==> try-violet <==
==> flow/design.v <==
module PIEZO_reality_and_damedame(RESETN,CLK_1MHZ,A,T,SONG );
input RESETN,CLK_1MHZ,A,T;
output SONG;
reg SONG;
reg BUFF,BUFF2;
reg [10:0] freq,freq2;
reg [31:0] CNT_SOUND,CNT_SOUND2;
integer CLK_COUNT,CLK_COUNT2;
integer scale,scale2;
always @(*)
begin
if(A&&~T)
	SONG = BUFF;
else if(~A&&T)
	SONG = BUFF2;	
else 
	SONG =0;
end
always @( posedge CLK_1MHZ)
begin
	case(scale)
		-2: freq <= 0;
		-1: freq <= 0;
		0: freq <= 1012;	 
		1:	freq <= 1516;	  
		2:	freq <= 955;		  
		3: freq <= 1012;	  
		4: freq <= 1136;	  
		5: freq <= 1275;	  
		6: freq <= 1012;	  
		7: freq <= 0;	     
		8: freq <= 1607;	  
		9: freq <= 955;		  
		10: freq <= 1012;	  
		11: freq <= 1136;	  
		12: freq <= 1275;	  
		13: freq <= 1012;	  
		14: freq <= 675;	  
		15: freq <= 758;	  
		16: freq <= 1012;	  
		17: freq <= 0;	 	  
		18: freq <= 1516;	  
		19: freq <= 1351;	  
		20: freq <= 1275;	  
		21: freq <= 1012;	  
		22: freq <= 1136;	  
		23: freq <= 1204;	  
		24: freq <= 1136;	  
		25: freq <= 0;	  
		26: freq <= 1516;	  
		27: freq <= 758;	  
		28: freq <= 851;	  
		29: freq <= 902;	  
		30: freq <= 851;	  
		31: freq <= 0;	  
		32: freq <= 1275;	  
		33: freq <= 851;	  
		34: freq <= 955;	  
		35: freq <= 1012;	  
		36: freq <= 955;	  
		37: freq <= 1012;	  
		38: freq <= 1136;	  
		39: freq <= 0;	 	  
		40: freq <= 1012;	  
		41: freq <= 1516;	  
		42: freq <= 955;	  
		43: freq <= 1012;	  
		44: freq <= 1136;	  
		45: freq <= 1275;	  
		46: freq <= 1012;	  
		47: freq <= 0;	     
		48: freq <= 1607;	  
		49: freq <= 955;	 
		50: freq <= 1012;	  
		51: freq <= 1136;	  
		52: freq <= 1275;	  
		53: freq <= 1012;	  
		54: freq <= 675;	  
		55: freq <= 758;	  
		56: freq <= 1012;	  
		57: freq <= 0;	 	  
		58: freq <= 1516;	  
		59: freq <= 1351;	  
		60: freq <= 1275;	  
		61: freq <= 1012;	  
		62: freq <= 1136;	  
		63: freq <= 1204;	  
		64: freq <= 1136;	  
		65: freq <= 0;	  
		66: freq <= 1516;	  
		67: freq <= 758;	  
		68: freq <= 851;	  
		69: freq <= 902;	  
		70: freq <= 851;	  
		71: freq <= 0;	  
		72: freq <= 1275;	  
		73: freq <= 851;	  
		74: freq <= 955;	  
		75: freq <= 1012;	  
		76: freq <= 1136;	  
		77: freq <= 1275;	  
		78: freq <= 1275;	  
		79: freq <= 0;       
		default: freq <= 0;
	endcase
	case(scale2)
		-2: freq2 <= 0;
		-1: freq2 <= 0;	 
		0: freq2 <= 955;	  
		1: freq2 <= 851;	  
		2: freq2 <= 955;	  
		3: freq2 <= 758;	  
		4: freq2 <= 758;	  
		5: freq2 <= 758;	  
		6: freq2 <= 758;	  
		7: freq2 <= 758;	  
		8: freq2 <= 0;	  
		8: freq2 <= 0;	  
		9: freq2 <= 955;	  
		10: freq2 <= 955;	  
		11: freq2 <= 1012;	
		12: freq2 <= 1012;	
		13: freq2 <= 1012;	
		14: freq2 <= 1012;	
		15: freq2 <= 955;	 
		16: freq2 <= 955;	 
		17: freq2 <= 851;	 
		18: freq2 <= 851;	 
		19: freq2 <= 1136;	  
		20: freq2 <= 1275;	  
		21: freq2 <= 1275;	 
		22: freq2 <= 1275;	 
		23: freq2 <= 1275;	 
		24: freq2 <= 1275;	 
		25: freq2 <= 1275;	 
		26: freq2 <= 1275;	 
		27: freq2 <= 0;	  
		28: freq2 <= 0;	  
		29: freq2 <= 0;	  
		30: freq2 <= 0;	  
		31: freq2 <= 1275;	  
		32: freq2 <= 1431;	  
		33: freq2 <= 1516;	  
		34: freq2 <= 1431;	  
		35: freq2 <= 1431;	  
		36: freq2 <= 1431;	  
		37: freq2 <= 1431;	  
		38: freq2 <= 1431;	  
		39: freq2 <= 0;	  
		40: freq2 <= 0;	  
		41: freq2 <= 1136;	  
		42: freq2 <= 1136;	  
		43: freq2 <= 1012;	 
		44: freq2 <= 1012;	 
		45: freq2 <= 1012;	 
		46: freq2<= 1012;	 
		47: freq2<= 758;	  
		48: freq2 <= 758;	  
		49: freq2 <= 1012;	 
		50: freq2 <= 1012;	 
		51: freq2 <= 851;	 
		52:	freq2 <= 955;	 
		53:	freq2 <= 955;	 
		54:	freq2 <= 955;	 
		55:	freq2 <= 955;	 
		56:	freq2 <= 955;	 
		57:	freq2 <= 955;	 
		58:	freq2 <= 955;	 
		59:	freq2 <= 0;	  
		60:	freq2 <= 0;	  
		61:	freq2 <= 0;	  
		62:	freq2 <= 0;	  
		63:	freq2 <= 955;	 
		64:	freq2 <= 851;	 
		65:	freq2 <= 955;	 
		66:	freq2 <= 758;	  
		67:	freq2 <= 758;	  
		68:	freq2 <= 758;	  
		69:	freq2 <= 758;	  
		70:	freq2 <= 758;	  
		71:	freq2 <= 0;	  
		72:	freq2 <= 0;	  
		73:	freq2 <= 1136;	  
		74:	freq2 <= 1012;	 
		75:	freq2 <= 955;	 
		76:	freq2 <= 955;	 
		77:	freq2 <= 955;	 
		78:	freq2 <= 955;	 
		79:	freq2 <= 851;	 
		80:	freq2 <= 851;	 
		81:	freq2 <= 851;	 
		82:	freq2 <= 851;	 
		83:	freq2 <= 1275;	  
		84:	freq2 <= 1275;	  
		85:	freq2 <= 851;	 
		86:	freq2 <= 851;	 
		87:	freq2 <= 955;	 
		88:	freq2 <= 955;	 
		89:	freq2 <= 955;	 
		90:	freq2 <= 955;	 
		91:	freq2 <= 955;	 
		92:	freq2 <= 955;	 
		93:	freq2 <= 0;	  
		94:	freq2 <= 0;	  
		95:	freq2<= 0;	  
		96:	freq2<= 0;	  
		97:	freq2 <= 1516;	  
		98:	freq2 <= 1431;	  
		99:	freq2 <= 1275;	  
	100:	freq2 <= 1431;	  
	101:	freq2 <= 955;	 
	102:	freq2 <= 955;	 
	103:	freq2 <= 955;	 
	104:	freq2 <= 955;	 
	105:	freq2 <= 955;	 
	106:	freq2 <= 955;	 
	107:	freq2 <= 0;	  
	108:	freq2 <= 0;	  
	109:	freq2 <= 0;	  
	110:	freq2 <= 0;	  
	111:	freq2 <= 0;	  
	112:	freq2 <= 0;	  
	113:	freq2 <= 1516;	 
	114:	freq2<= 1431;	 
	115:	freq2 <= 1275;	  
	116:	freq2 <= 1431;	  
	117:	freq2 <= 851;	 
	118:	freq2 <= 851;	 
	119:	freq2 <= 851;	 
	120:	freq2 <= 851;	 
	121:	freq2 <= 851;	 
	122:	freq2 <= 851;	 
	123:	freq2 <= 0;	  
	124:	freq2 <= 0;	  
	125:	freq2 <= 0;	  
	126:	freq2 <= 0;	  
	127:	freq2 <= 851;	 
	128:	freq2 <= 955;	 
	129:	freq2 <= 1012;	 
	130:	freq2<= 955;	 
	default: freq <= 0;
	endcase		
end
always @(negedge RESETN or posedge CLK_1MHZ)
begin
	if(RESETN==1'b0)
		begin
				scale <= -2;
				BUFF <= 0;
				CNT_SOUND <= 0;
				CLK_COUNT <= 0;
		end
	else
		begin
			if(A)
				begin
					if( scale== -2 || scale == -1||
						 scale == 1|| scale == 2|| scale == 4|| scale == 5 || scale == 7 ||
						 scale == 8|| scale == 9|| scale == 11|| scale == 12|| scale == 15||
						 scale == 17|| scale == 18|| scale == 19|| scale == 20|| scale == 21||
						 scale ==23|| scale ==25|| scale == 26|| scale == 27|| scale == 29||
						 scale ==31|| scale ==32|| scale ==33|| scale ==35 || scale ==37 ||
						 scale ==41|| scale ==42|| scale == 44|| scale == 45|| scale == 47||
						 scale == 48|| scale == 49|| scale == 51|| scale == 52|| scale == 55||
						 scale ==57|| scale ==58|| scale == 59|| scale == 60|| scale == 61||
						 scale ==63|| scale ==65|| scale == 66|| scale == 67|| scale == 69||
						 scale ==71|| scale ==72|| scale == 73|| scale == 75 )
						 begin
								if( (CLK_COUNT < 300000) )         
									begin
										if(CNT_SOUND >= freq)   
											begin
												CNT_SOUND <= 0;   
												BUFF <= ~BUFF;					
												CLK_COUNT <= CLK_COUNT+1; 
											end				
										else   
											begin
												CNT_SOUND <=CNT_SOUND +1;  
												CLK_COUNT <= CLK_COUNT+1;
											end
									end						
								else  
									begin
										CLK_COUNT <= 0;	
										CNT_SOUND <= 0;	
										scale <= scale + 1;
									end
						end
					else if(scale == 3|| scale == 6|| scale ==10|| scale ==22 || scale ==24 ||
						 scale ==28|| scale ==30|| scale == 34|| scale == 39|| scale == 43||
						 scale == 46|| scale == 50|| scale == 62|| scale == 64|| scale == 68 ||scale == 70||
						 scale ==74|| scale ==77|| scale == 79)
							begin
								if( (CLK_COUNT < 600000) )         
									begin
										if(CNT_SOUND >= freq)   
											begin
												CNT_SOUND <= 0;   
												BUFF <= ~BUFF;					
												CLK_COUNT <= CLK_COUNT+1; 
											end				
										else   
											begin
												CNT_SOUND <=CNT_SOUND +1;  
												CLK_COUNT <= CLK_COUNT+1;
											end
									end						
								else  
									begin
										CLK_COUNT <= 0;	
										CNT_SOUND <= 0;
										scale <= scale + 1;
									end
							end	
					else if(scale == 0|| scale ==14|| scale ==36|| scale ==40 || scale ==54 ||
						 scale ==76)
						 begin
								if( (CLK_COUNT < 900000) )         
									begin
										if(CNT_SOUND >= freq)   
											begin
												CNT_SOUND <= 0;   
												BUFF <= ~BUFF;					
												CLK_COUNT <= CLK_COUNT+1; 
											end				
										else   
											begin
												CNT_SOUND <=CNT_SOUND +1;  
												CLK_COUNT <= CLK_COUNT+1;
											end
									end						
								else  
									begin
										CLK_COUNT <= 0;	
										CNT_SOUND <= 0;	
										scale <= scale + 1;
									end
							end
					else if(scale == 13|| scale ==16|| scale ==38|| scale ==53 || scale ==56 ||
						 scale ==78)
						 begin
								if( (CLK_COUNT < 1200000) )         
									begin
										if(CNT_SOUND >= freq)   
											begin
												CNT_SOUND <= 0;   
												BUFF <= ~BUFF;					
												CLK_COUNT <= CLK_COUNT+1; 
											end				
										else   
											begin
												CNT_SOUND <=CNT_SOUND +1;  
												CLK_COUNT <= CLK_COUNT+1;
											end
									end						
								else  
									begin
										CLK_COUNT <= 0;	
										CNT_SOUND <= 0;	
										scale <= scale + 1;
									end
						 end
					else       
						begin
							scale <= -2;
							BUFF  <= 0;
							CNT_SOUND <= 0;
							CLK_COUNT <= 0;
						end
				end
				else 
					begin
							scale <= -2;
							BUFF  <= 0;
							CNT_SOUND <= 0;
							CLK_COUNT <= 0;
					end
			end
end
always @(negedge RESETN or posedge CLK_1MHZ)
begin
	if(RESETN==1'b0)
		begin
				scale2<= -2;
				BUFF2 <= 0;
				CNT_SOUND2 <= 0;
				CLK_COUNT2 <= 0;
		end
	else
		begin	
			if(T)
				begin
					if(scale2 < 131) 
						begin
							if( (CLK_COUNT2 < 250000) )        
											begin
												if(CNT_SOUND2 >= freq2)   
													begin
														CNT_SOUND2 <= 0;   
														BUFF2 <= ~BUFF2;					
														CLK_COUNT2 <= CLK_COUNT2+1; 
													end				
												else   
													begin
														CNT_SOUND2 <=CNT_SOUND2 +1;  
														CLK_COUNT2 <= CLK_COUNT2+1;
													end
												end						
							else 
								begin
									CLK_COUNT2 <= 0;	
									CNT_SOUND2 <= 0;	
									scale2 <= scale2 + 1;
								end
						end
					else
						begin
							CLK_COUNT2 <= 0;	
							CNT_SOUND2 <= 0;	
							scale2 <= -2;
						end
				end
				else
					begin
						scale2<= -2;
						BUFF2 <= 0;
						CNT_SOUND2 <= 0;
						CLK_COUNT2 <= 0;
					end
	  end
end
endmodule
==> flow/run.sh <==
#!/bin/bash
# the make line also repeats each setting of config.mk as NAME=value (left out here)
make -C /OpenROAD-flow-scripts/flow DESIGN_CONFIG=/design/flow/config.mk WORK_HOME=/design/flow/orfs CLKGATE_MAP_FILE= finish
==> flow/config.mk <==
export PLATFORM = sky130hd
export DESIGN_NAME = PIEZO_reality_and_damedame
export DESIGN_NICKNAME = PIEZO_reality_and_damedame
export VERILOG_FILES = /design/flow/design.v
export SDC_FILE = /design/flow/constraint.sdc
export NUM_CORES = 4
export LEC_CHECK = 0
export CAP_MARGIN = 30
export CORE_ASPECT_RATIO = 1.24
export CORE_MARGIN = 2
export CORE_UTILIZATION = 44
export CTS_CLUSTER_SIZE = 93
export HOLD_SLACK_MARGIN = -0.03
export SLEW_MARGIN = 20
==> flow/constraint.sdc <==
create_clock -name core_clock -period 8.73 [get_ports {CLK_1MHZ}]
set_input_delay 1.7460 -clock core_clock [delete_from_list [all_inputs] [get_ports {CLK_1MHZ}]]
set_output_delay 1.7460 -clock core_clock [all_outputs]
set_load 0.01 [all_outputs]
==> try-yarrow (differences from try-violet) <==
CAP_MARGIN = 20   (was 30)
CORE_ASPECT_RATIO = not set   (was 1.24)
CORE_UTILIZATION = 72   (was 44)
CTS_CLUSTER_DIAMETER = 95   (was not set)
CTS_CLUSTER_SIZE = 21   (was 93)
HOLD_SLACK_MARGIN = 0.3   (was -0.03)
PLACE_DENSITY_LB_ADDON = 0.19   (was not set)
SETUP_SLACK_MARGIN = -0.14   (was not set)
TNS_END_PERCENT = 50   (was not set)
==> flow/constraint.sdc (replaced) <==
create_clock -name core_clock -period 2.98 [get_ports {CLK_1MHZ}]
set_input_delay 0.5960 -clock core_clock [delete_from_list [all_inputs] [get_ports {CLK_1MHZ}]]
set_output_delay 0.5960 -clock core_clock [all_outputs]
set_load 0.01 [all_outputs]
==> out/metrics.yaml <==
outcome:
  status: "no timing/DRC/antenna violations"
cells_and_area:
  comb_area_um2: 5931
  seq_share: 0.4212
  instances_no_fill: 1652
critical_path:
  worstPathArrival_ns: 3.17
  crit_path_start: "A"
pwr:
  share_comb_of_total_power: 0.019
clock_tree:
  cts_setup_buffers: 0
final_timing:
  final.setup_skew_ns: 0.01443
global_route:
  globalRouteMet1Util: 0.2487
-- figures above: try-violet

==> out/metrics.yaml <==
clock_tree:
  cts_setup_buffers: 3
cells_and_area:
  seq_share: 0.3914
  dominant_cells: "combinational gates"
  non_clock_inverter_count: 51
  signal_buffer_area_fraction: 0.09278
  comb_area_um2: 6331
  instances_no_fill: 1647
die:
  std_cell_rows: 46
final_timing:
  layout_setup_ws_ns: -0.2538
  final.setup_skew_ns: 0.02147
  report.final.setup_viol: 96
critical_path:
  crit_path_end_kind: "flop"
  crit_path_start: "scale[1]$_DFFE_PN1P_"
  worstPathArrival_ns: 3.63
outcome:
  status: "complete, but fails checks"
  violatedChecks: "setup timing"
pwr:
  share_comb_of_total_power: 0.027
-- figures above: try-yarrow

Power and IR drop assume default switching activity.
